## job 101
// cmplx_mult
module cmplx_mult(
input logic clk,
input logic [10-1:0] switches,
output logic [8-1:0] LED,
output logic [6:0] HEX0,
output logic [6:0] HEX1,
output logic [6:0] HEX2,
output logic [6:0] HEX3,
output logic [6:0] HEX4,
output logic [6:0] HEX5,
output logic [6:0] HEX6,
output logic [6:0] HEX7);
logic [8-1:0] re_a, im_a, re_q, im_q;
logic [8-1:0] re_res, im_res;
logic [10-1:0] SW;
always_comb
	SW[$high(SW)-2:$low(SW)] = switches[$high(switches)-2:$low(switches)];
debounce #(.COUNT(1000)) db0
(
	.clk(clk),
	.signal_in(switches[$high(switches)]),
	.signal_out(SW[$high(SW)])
);
debounce #(.COUNT(1000)) db1
(
	.clk(clk),
	.signal_in(switches[$high(switches)-1]),
	.signal_out(SW[$high(SW)-1])
);
sm sm0 (.*);
logic signed [(2*8 -1)-1:0] re_x, im_x, re_y, im_y;
logic signed [2*(2*8 -1)-1:0] re_z, im_z;
localparam INPUT_SHIFT = (2*8 -1) - 8;
localparam OUTPUT_LOW = 2*INPUT_SHIFT -1;
localparam OUTPUT_HIGH = OUTPUT_LOW + 8 -1;
always_comb
begin
	re_x = $signed(re_a);
	im_x = $signed(im_a);
	re_y = $signed(re_q) << INPUT_SHIFT;
	im_y = $signed(im_q) << INPUT_SHIFT;
	re_res = re_z[OUTPUT_HIGH : OUTPUT_LOW];
	im_res = im_z[OUTPUT_HIGH : OUTPUT_LOW];
end
mult mult0
(.*);
logic [3:0][6:0] sw_hex;
always_comb
begin
	HEX0 = ~ sw_hex[0];  
	HEX1 = ~ sw_hex[1];  
	HEX2 = ~ sw_hex[2];  
	HEX3 = ~ sw_hex[3];  
end
bin_to_bcd sw_disp
(
	.in(SW[7:0]),
	.disp(sw_hex)
);
logic [3:0][6:0] led_hex;
always_comb
begin
	HEX4 = ~ led_hex[0];  
	HEX5 = ~ led_hex[1];  
	HEX6 = ~ led_hex[2];  
	HEX7 = ~ led_hex[3];  
end
bin_to_bcd led_disp
(
	.in(LED),
	.disp(led_hex)
);
endmodule
Settings: LEC_CHECK=0, CAP_MARGIN=5, CORE_MARGIN=2, CORE_UTILIZATION=72, CTS_CLUSTER_DIAMETER=96, CTS_CLUSTER_SIZE=41, GPL_TIMING_DRIVEN=1, MAX_ROUTING_LAYER=met4, PLACE_DENSITY=0.64, SETUP_SLACK_MARGIN=-0.38, SLEW_MARGIN=20; clock period 15.8 ns.
run.sh (not shown) runs the stock make flow with config.mk's settings and CLKGATE_MAP_FILE=.
The final report for job 101 shows a completed flow and a layout that fails verification, specifically setup timing.
### job 101 -> job 102
- putting TNS_END_PERCENT at 5 where nothing was set
- putting PLACE_DENSITY_LB_ADDON at 0.0 where nothing was set
- swapping 5 for 20 in CAP_MARGIN
- swapping 41 for 33 in CTS_CLUSTER_SIZE
- clearing PLACE_DENSITY, which used to be 0.64
- clearing CTS_CLUSTER_DIAMETER, which used to be 96
- clearing SETUP_SLACK_MARGIN, which used to be -0.38
- swapping 15.8 for 14.5 in the clock period (ns, I/O delays scaled along)
Results
- Completing all stages was not enough for job 102: its layout failed the final checks because of setup timing.
- Layout overhead on the synthesized area: job 102 vs job 101 up 17 points
- Routed wire length ends up higher on job 102.
- Sequential share of layout area (lower): job 102
- [job 102] worst-case headroom to the max-slew limit fell 1.6 points relative to job 101
[inputs] job 103 vs job 102
- GPL_TIMING_DRIVEN: 1 -> unset
- PLACE_DENSITY_LB_ADDON: 0.0 -> unset
- MAX_ROUTING_LAYER: met4 -> unset
- TNS_END_PERCENT: 5 -> unset
- PLACE_DENSITY: unset -> 0.6
- CTS_CLUSTER_SIZE: 33 -> 100
- the clock period (ns, I/O delays scaled along): 14.5 -> 10.0
### Flow results
On fraction of synthesized cell area in xor and xnor cells, job 102 tracks job 103 almost exactly. Tool error DPL-0033 stopped job 103 during 4_1_cts; no final results. When job 103 is measured against job 102, its worst slack at placement turns out 3.65 ns lower. Between job 102 and job 103, the flow reports number of cells after detailed placement increasing by a few percent. Re adder-cell area share of the yosys netlist: no difference whatsoever between job 102 and job 103. Changes observed in job 103 relative to job 102: vertical die dimension now sits at about the same level, global placer's final weighted congestion moved down.
> inputs changed (job 103 -> job 104)
- clearing CTS_CLUSTER_SIZE, which used to be 100
- swapping 72 for 25 in CORE_UTILIZATION
- swapping 10.0 for 18.8 in the clock period (ns, I/O delays scaled along)
## What came out
Placeable core region, job 103 and job 104: smaller value in job 103. Compared job 104 against job 103; number of input and output port buffers inserted within noise. In the floorplan summary, job 104 is listed with a die area greater than that of job 103. Summary of the comparison: number of placed instances, taps included is higher in job 104, relative to job 103. Job 104 | status: complete | timing, DRC, antenna: pass. Compared with job 103, in job 104 post-place instance area shows a reduction of about 13%; number of flops mapped to enable cells by yosys shows no meaningful change; yosys stat chip area shows no meaningful change. Looking only at routability congestion estimate from global placement, and setting everything else aside, the higher value of job 103 and job 104 goes to job 103.
The inputs of job 105 differ from those of job 104 as listed below.
- CORE_UTILIZATION: 25 -> 40
### Flow results
In the reports for job 105 and job 104, the smaller final period utilization belongs to job 105.
Area used by sequential logic in the layout of job 105 is on par with job 104.
On via count, job 105 does better than job 104.
[diff] worst setup slack, job 105 relative to job 104: improvement
Going from job 104 to job 105, global-route usage now sits higher; die area saw a decrease; sequential cell count of the final layout held steady; cell count lower.
Each of the runs, namely job 105 and job 104, reached the end of the flow and came out clean.
On biggest cell delay along the critical path: between job 105 and job 104, it ends up higher for job 104.
